// AHB_Master_ALU_REG_pipelined
module AHB_Master_ALU_REG_pipelined (
    input wire        HCLK,        
    input wire        HRESETn,     
    output reg [31:0] HADDR,       
    output reg [2:0] HBURST,         
    output reg [2:0]  HSIZE,       
    output reg [1:0]  HTRANS,      
    output reg [31:0] HWDATA,      
    output reg        HWRITE,      
    input wire [31:0] HRDATA,      
    input wire        HREADY,      
    input wire        HRESP,
    input wire [63:0] cpu_inst
);
Settings: LEC_CHECK=0, ABC_AREA=1, CAP_MARGIN=0, CORE_ASPECT_RATIO=0.5, CORE_MARGIN=2, CORE_UTILIZATION=72, CTS_CLUSTER_DIAMETER=399, CTS_CLUSTER_SIZE=99, PLACE_DENSITY=0.6, SETUP_SLACK_MARGIN=0.46, SLEW_MARGIN=40, TNS_END_PERCENT=5; clock period 1.57 ns.
run.sh (not shown) runs the stock make flow with config.mk's settings and CLKGATE_MAP_FILE=.
The baseline did not get past 4_1_cts.
Change:
Settings changed: ABC_AREA 1 to not set, CAP_MARGIN 0 to 5, CORE_ASPECT_RATIO 0.5 to not set, CORE_UTILIZATION 72 to 71, CTS_CLUSTER_DIAMETER 399 to 27, CTS_CLUSTER_SIZE 99 to 44, GPL_ROUTABILITY_DRIVEN set to 1, HOLD_SLACK_MARGIN set to -0.08, PLACE_DENSITY 0.6 to 0.62, SETUP_SLACK_MARGIN 0.46 to not set, SLEW_MARGIN 40 to 10, TNS_END_PERCENT 5 to not set.
Clock period 1.57 ns to 4.85 ns, I/O delays scaled along.
Now the flow stopped in 5_1_grt with GRT-0116.
Die area increases by 2.4%.
Synthesized area increases by 1.3%.
Synthesized cell count decreases by 24%.
Change:
Settings changed: CAP_MARGIN 5 to 20, CORE_UTILIZATION 71 to 68, CTS_CLUSTER_DIAMETER 27 to not set.
This time the run produced a layout that fails on negative setup slack.
Die size came out higher by 4.3%.
Synthesized area stays the same.
Synthesized cell count is unchanged.


Setup of the baseline:
Starting RTL as in the previous note.
export LEC_CHECK = 0
export CAP_MARGIN = 0
export CORE_MARGIN = 2
export CORE_UTILIZATION = 68
export CTS_CLUSTER_SIZE = 36
export GPL_ROUTABILITY_DRIVEN = 1
export SLEW_MARGIN = 10
create_clock -name core_clock -period 4.85 [get_ports {HCLK}]
In the baseline the implementation ran to completion but is not tape-out ready, as the final checks report negative setup slack.
--- input diff the baseline..the candidate ---
- setting PLACE_DENSITY to 0.6 for the first time
- changing CORE_UTILIZATION from 68 to 72
- changing SLEW_MARGIN from 10 to 20
- changing CAP_MARGIN from 0 to 20
- removing CTS_CLUSTER_SIZE (formerly 36)
- setting ABC_AREA to 1 for the first time
- removing GPL_ROUTABILITY_DRIVEN (formerly 1)
- setting CTS_CLUSTER_DIAMETER to 399 for the first time
- changing the clock period (ns, I/O delays scaled along) from 4.85 to 1.57
## What came out
Sort the candidate and the baseline by instance area at placement desc -> top: the candidate
Relative to the baseline, die outline width has decreased by 3.4% in the candidate.
When the final numbers for the candidate and the baseline were put side by side, the worst setup timing slack at the placement stage turned out to be greater in the baseline.
Compared with the baseline, the candidate shows a higher cell total in the yosys stat output.
Relative to the baseline, area after synthesis decreased by 370 µm² in the candidate.
Die size (lower): the candidate
Of the candidate and the baseline, the run reporting the lower sequential-to-total area share from yosys stat was the baseline.
Summary of the candidate over the baseline: core area shrank by about 7.5%; area of the synthesized netlist per yosys stat shrank by about 1.3%.
clock tree synthesis: the candidate exited with error


Starting RTL as in the previous note.
export LEC_CHECK = 0
export ABC_AREA = 1
export CAP_MARGIN = 20
export CELL_PAD_IN_SITES_DETAIL_PLACEMENT = 2
export CORE_MARGIN = 2
export CORE_UTILIZATION = 65
export CTS_CLUSTER_DIAMETER = 277
export CTS_CLUSTER_SIZE = 55
export GPL_ROUTABILITY_DRIVEN = 1
export GPL_TIMING_DRIVEN = 0
export HOLD_SLACK_MARGIN = 0.07
export PLACE_DENSITY_LB_ADDON = 0.19
export SLEW_MARGIN = 10
export TNS_END_PERCENT = 95
create_clock -name core_clock -period 8.57 [get_ports {HCLK}]
The first run ended with an error in 3_5_place_dp, error DPL-0033.
Edit:
ABC_AREA = unset   (was 1)
CELL_PAD_IN_SITES_DETAIL_PLACEMENT = unset   (was 2)
CORE_UTILIZATION = 58   (was 65)
CTS_CLUSTER_DIAMETER = unset   (was 277)
CTS_CLUSTER_SIZE = unset   (was 55)
GPL_ROUTABILITY_DRIVEN = unset   (was 1)
GPL_TIMING_DRIVEN = unset   (was 0)
HOLD_SLACK_MARGIN = unset   (was 0.07)
PLACE_DENSITY = 0.6   (was unset)
PLACE_DENSITY_LB_ADDON = unset   (was 0.19)
SLEW_MARGIN = 20   (was 10)
TNS_END_PERCENT = unset   (was 95)
clock period = 4.85 ns   (was 8.57 ns; I/O delays follow)
Result: With this change the flow reached the layout checks and failed them: setup timing. Area after synthesis came out higher by 1.3%. Die area came out higher by 13%. Synthesized cell count came out lower by 24%.


Starting RTL as in the previous note.
Settings: LEC_CHECK=0, CAP_MARGIN=20, CORE_MARGIN=2, CORE_UTILIZATION=71, CTS_CLUSTER_DIAMETER=347, CTS_CLUSTER_SIZE=17, MAX_ROUTING_LAYER=met4, PLACE_DENSITY=0.6, SLEW_MARGIN=20; clock period 4.73 ns.
The first run produced a layout that fails on negative setup slack.
==> next run, changes <==
--- a/flow/config.mk
+++ b/flow/config.mk
@@ -8,0 +9,2 @@
+export CELL_PAD_IN_SITES_DETAIL_PLACEMENT = 1
+export CELL_PAD_IN_SITES_GLOBAL_PLACEMENT = 3
@@ -10,6 +12,5 @@
-export CORE_UTILIZATION = 71
-export CTS_CLUSTER_DIAMETER = 347
-export CTS_CLUSTER_SIZE = 17
-export MAX_ROUTING_LAYER = met4
-export PLACE_DENSITY = 0.6
-export SLEW_MARGIN = 20
+export CORE_UTILIZATION = 40
+export HOLD_SLACK_MARGIN = 0.17
+export MIN_ROUTING_LAYER = met2
+export SLEW_MARGIN = 0
+export TNS_END_PERCENT = 45
==> flow/constraint.sdc (replaced) <==
create_clock -name core_clock -period 6.0 [get_ports {HCLK}]
set_input_delay 1.2000 -clock core_clock [delete_from_list [all_inputs] [get_ports {HCLK}]]
set_output_delay 1.2000 -clock core_clock [all_outputs]
set_load 0.01 [all_outputs]
Result: With this change the flow finished clean. Final area is lower by 3.6%. Clock skew is higher by 0.013 ns. Die size is higher by about 80%. Clock-buffer cell count is higher by 42.
